==> flow/design.v (excerpt) <==
module alu_design #(parameter W = 8)(
    input clk, rst, mode, ce, cin,
    input [1:0] inp_valid,
    input [7:0] opa, opb,
    input [3:0] cmd,
    output reg err, ov, cout, g, l, e,
    output reg [15:0] res
);
Size in the first run: roughly 1,500 cells after synthesis, ~49 I/O pins.
Settings: LEC_CHECK=0, CAP_MARGIN=10, CELL_PAD_IN_SITES_DETAIL_PLACEMENT=2, CORE_ASPECT_RATIO=0.53, CORE_MARGIN=2, CORE_UTILIZATION=56, CTS_CLUSTER_SIZE=80, GPL_TIMING_DRIVEN=1, HOLD_SLACK_MARGIN=-0.03, MAX_ROUTING_LAYER=met4, MIN_ROUTING_LAYER=met1, PLACE_DENSITY=0.46, SETUP_SLACK_MARGIN=0.3, SLEW_MARGIN=20, TNS_END_PERCENT=60; clock period 5.45 ns.
run.sh (not shown) runs the stock make flow with config.mk's settings and CLKGATE_MAP_FILE=.
The starting point stopped in detailed placement (DPL-0033).
Rerun with:
Settings changed: ABC_AREA from default to 1, CAP_MARGIN 10 to 20, CELL_PAD_IN_SITES_DETAIL_PLACEMENT 2 to default, CORE_ASPECT_RATIO 0.53 to default, CORE_UTILIZATION 56 to 69, CTS_CLUSTER_SIZE 80 to default, GPL_TIMING_DRIVEN 1 to default, HOLD_SLACK_MARGIN -0.03 to default, MAX_ROUTING_LAYER met4 to default, MIN_ROUTING_LAYER met1 to default, PLACE_DENSITY 0.46 to default, SETUP_SLACK_MARGIN 0.3 to default, TNS_END_PERCENT 60 to default.
Clock period 5.45 ns to 7.15 ns, I/O delays scaled along.
=> The changed run finished with timing, DRC and antenna clean. Synthesized cell count rises by 20%. Die size went down by 19%. Area after synthesis goes down by 0.61%.
Rerun with:
Settings changed: ABC_AREA 1 to default, CORE_UTILIZATION 69 to 68, CTS_CLUSTER_DIAMETER from default to 28.
Clock period 7.15 ns to 5.56 ns, I/O delays scaled along.
What happened:
- This time the run ran to the end with violations: negative setup slack
- setup slack degrades by 1.2 ns
- total power came out higher by 55%
- global-route usage came out lower by 1.9 points
- clock skew is about the same
- worst hold slack improves by 0.017 ns
- clock power came out higher by 62%
- final cell count came out lower by 13%
- count of clock-buffer cells in the layout is unchanged
- via count came out lower by 1.1%
- fmax came out higher by 6.9%
- wire length came out higher by 5.4%
Rerun with:
Settings changed: CORE_UTILIZATION 68 to 65, CTS_CLUSTER_DIAMETER 28 to default, PLACE_DENSITY_LB_ADDON from default to 0.0.
Clock period 5.56 ns to 5.71 ns, I/O delays scaled along.
=> This time the run passed the timing, DRC and antenna checks. Global-route usage fell by 0.62 points. Count of clock-buffer cells in the layout is unchanged. Total power went down by 4.9%. Wire length falls by 1.3%. Synthesized cell count is unchanged. Via count decreases by 2.5%. Hold slack loses 0.018 ns. Critical path depth climbs by 2. Sequential share of layout area went up by 0.14 points. Worst setup slack gains 0.25 ns. Cell area shrinks by 1.9%.
Rerun with:
Settings changed: CAP_MARGIN 20 to 30, CORE_UTILIZATION 65 to 68, CTS_CLUSTER_DIAMETER from default to 28, PLACE_DENSITY_LB_ADDON 0.0 to default, SETUP_SLACK_MARGIN from default to -0.45.
Clock period 5.71 ns to 4.77 ns, I/O delays scaled along.
What happened: Now the flow completed, yet does not pass: negative setup slack; global-route usage rose by 5.7 points; die area fell by 4.3%; hold slack is better by 0.012 ns; via count rose by 8.9%; worst setup slack is worse by 1.2 ns; routed wire length rose by 14%; sequential share of layout area fell by 0.68 points; cell area rose by 8.1%; utilization rose by 10 points; synthesized cell count stays the same.
Rerun with:
Settings changed: ABC_AREA from default to 1, CAP_MARGIN 30 to 0, CORE_UTILIZATION 68 to 72, CTS_CLUSTER_DIAMETER 28 to default, CTS_CLUSTER_SIZE from default to 10, HOLD_SLACK_MARGIN from default to 0.28, SETUP_SLACK_MARGIN -0.45 to default, TNS_END_PERCENT from default to 5.
Clock period 4.77 ns to 3.81 ns, I/O delays scaled along.
Outcome: The new run failed in global routing. Synthesized cell count went up by 20%. Area after synthesis is lower by 0.61%. Die size shrinks by 6.0%.

========
Setup of onyx:
The RTL this note starts from:
==> flow/design.v <==
module alu_design #(parameter W = 8)(
    input clk, rst, mode, ce, cin,
    input [1:0] inp_valid,
    input [7:0] opa, opb,
    input [3:0] cmd,
    output reg err, ov, cout, g, l, e,
    output reg [15:0] res
);
parameter INV_INP = 2'b00, OPA_VALID = 2'b01, OPB_VALID = 2'b10, OPA_AND_OPB_VALID = 2'b11;
reg [7:0] opa_p, opb_p;
reg [3:0] cmd_p;
reg [1:0] valid_p;
reg mode_p, cin_p;
reg [15:0] res_p;
reg cout_p, ov_p, g_p, l_p, e_p, err_p;
always @(posedge clk or posedge rst) begin
    if (rst) begin
        opa_p <= 0;
        opb_p <= 0;
        cmd_p <= 0;
        valid_p <= 0;
        cin_p <= 0;
        mode_p <= 0;
    end else if (ce) begin
        opa_p <= opa;
        opb_p <= opb;
        cmd_p <= cmd;
        valid_p <= inp_valid;
        cin_p <= cin;
        mode_p <= mode;
    end
end
always @(*) begin
    res_p = 0;
    err_p = 0;
    cout_p = 0;
    ov_p = 0;
    g_p = 0;
    l_p = 0;
    e_p = 0;
    if (ce) begin
        if (mode_p == 1) begin
            case (valid_p)
                INV_INP: begin
                    res_p = 0;
                    err_p = 1;
                end
                OPA_VALID: begin
                    case (cmd_p)
                        4'b0100: begin
                            res_p = opa_p + 1;
                            cout_p = res_p[8];
                        end
                        4'b0101: begin
                            res_p = opa_p - 1;
                            ov_p = res_p[8];
                        end
                        default: err_p = 1;
                    endcase
                end
                OPB_VALID: begin
                    case (cmd_p)
                        4'b0110: begin
                            res_p = opb_p + 1;
                            cout_p = res_p[8];
                        end
                        4'b0111: begin
                            res_p = opb_p - 1;
                            ov_p = res_p[8];
                        end
                        default: err_p = 1;
                    endcase
                end
                OPA_AND_OPB_VALID: begin
                    case (cmd_p)
                        4'b0000: begin
                            res_p = opa_p + opb_p;
                            cout_p = res_p[8];
                        end
                        4'b0001: begin
                            res_p = opa_p - opb_p;
                            ov_p = res_p[8];
                        end
                        4'b0010: begin
                            res_p = opa_p + opb_p + cin_p;
                            cout_p = res_p[8];
                        end
                        4'b0011: begin
                            res_p = opa_p - opb_p - cin_p;
                            ov_p = res_p[8];
                        end
                        4'b1000: begin
                            g_p = (opa_p > opb_p);
                            l_p = (opa_p < opb_p);
                            e_p = (opa_p == opb_p);
                        end
                        4'b1001: begin
                            res_p = (opa_p + 1) * (opb_p + 1);
                        end
                        4'b1010: begin
                            res_p = (opa_p << 1) * opb_p;
                        end
                        4'b1011: begin
                            res_p = $signed(opa_p) + $signed(opb_p);
                            ov_p = (($signed(opa_p) > 0) && ($signed(opb_p) > 0) && ($signed(res_p[7:0]) < 0)) ||
                                   (($signed(opa_p) < 0) && ($signed(opb_p) < 0) && ($signed(res_p[7:0]) > 0));
                        end
                        4'b1100: begin
                            res_p = $signed(opa_p) - $signed(opb_p);
                            ov_p = (($signed(opa_p) > 0) && ($signed(opb_p) < 0) && ($signed(res_p[7:0]) < 0)) ||
                                   (($signed(opa_p) < 0) && ($signed(opb_p) > 0) && ($signed(res_p[7:0]) > 0));
                        end
                        default: err_p = 1;
                    endcase
                end
                default: err_p = 1;
            endcase
        end else begin
            case (valid_p)
                INV_INP: begin
                    res_p = 0;
                    err_p = 1;
                end
                OPA_VALID: begin
                    case (cmd_p)
                        4'b0110: res_p = ~opa_p;
                        4'b1000: res_p = opa_p >> 1;
                        4'b1001: res_p = opa_p << 1;
                        default: err_p = 1;
                    endcase
                end
                OPB_VALID: begin
                    case (cmd_p)
                        4'b0111: res_p = ~opb_p;
                        4'b1010: res_p = opb_p >> 1;
                        4'b1011: res_p = opb_p << 1;
                        default: err_p = 1;
                    endcase
                end
                OPA_AND_OPB_VALID: begin
                    case (cmd_p)
                        4'b0000: res_p = opa_p & opb_p;
                        4'b0010: res_p = opa_p | opb_p;
                        4'b0001: res_p = ~(opa_p & opb_p);
                        4'b0011: res_p = ~(opa_p | opb_p);
                        4'b0100: res_p = opa_p ^ opb_p;
                        4'b0101: res_p = ~(opa_p ^ opb_p);
                        4'b1100: begin
                            if (|opb_p[7:4]) err_p = 1;
                            else res_p = (opa_p << opb_p[2:0]) | (opa_p >> (8 - opb_p[2:0]));
                        end
                        4'b1101: begin
                            if (|opb_p[7:4]) err_p = 1;
                            else res_p = (opa_p >> opb_p[2:0]) | (opa_p << (8 - opb_p[2:0]));
                        end
                        default: err_p = 1;
                    endcase
                end
                default: err_p = 1;
            endcase
        end
    end
end
always @(posedge clk or posedge rst) begin
    if (rst) begin
        res <= 0;
        cout <= 0;
        ov <= 0;
        g <= 0;
        l <= 0;
        e <= 0;
        err <= 0;
    end else if (ce) begin
        res <= res_p;
        cout <= cout_p;
        ov <= ov_p;
        g <= g_p;
        l <= l_p;
        e <= e_p;
        err <= err_p;
    end
end
endmodule
make LEC_CHECK=0 CAP_MARGIN=20 CORE_MARGIN=2 CORE_UTILIZATION=72 CTS_CLUSTER_DIAMETER=391 CTS_CLUSTER_SIZE=99 SETUP_SLACK_MARGIN=0.63 SLEW_MARGIN=20 TNS_END_PERCENT=5 finish   # period 2.15 ns
Tool error DPL-0033 stopped onyx during clock tree synthesis (4_1_cts); no final results.
[inputs] nickel vs onyx
Settings: swapping 72 for 40 in CORE_UTILIZATION; swapping 391 for 238 in CTS_CLUSTER_DIAMETER; putting PLACE_DENSITY_LB_ADDON at 0.09 where nothing was set; clearing SETUP_SLACK_MARGIN, which used to be 0.63; clearing TNS_END_PERCENT, which used to be 5; clearing CTS_CLUSTER_SIZE, which used to be 99; swapping 2.15 for 7.0 in the clock period (ns, I/O delays scaled along).
- Comparing onyx and nickel, the one run not ending clean was onyx.
- In nickel, post-place setup slack is higher than in onyx.
- Diff onyx..nickel | synthesized cell count | unchanged
- nickel against onyx: instance area after placement saw a decrease; core outline area went up by about 80%; number of rows created at floorplan up 33%; detailed placer's ending HPWL dropped 7800 µm.
- nickel vs onyx: die area up in nickel
- Of nickel and onyx, it is nickel that has the higher die height.
- Status: post-synth area from yosys stat parity (nickel, onyx)
Power figures rest on the tool's default switching activity, not on a simulated workload.
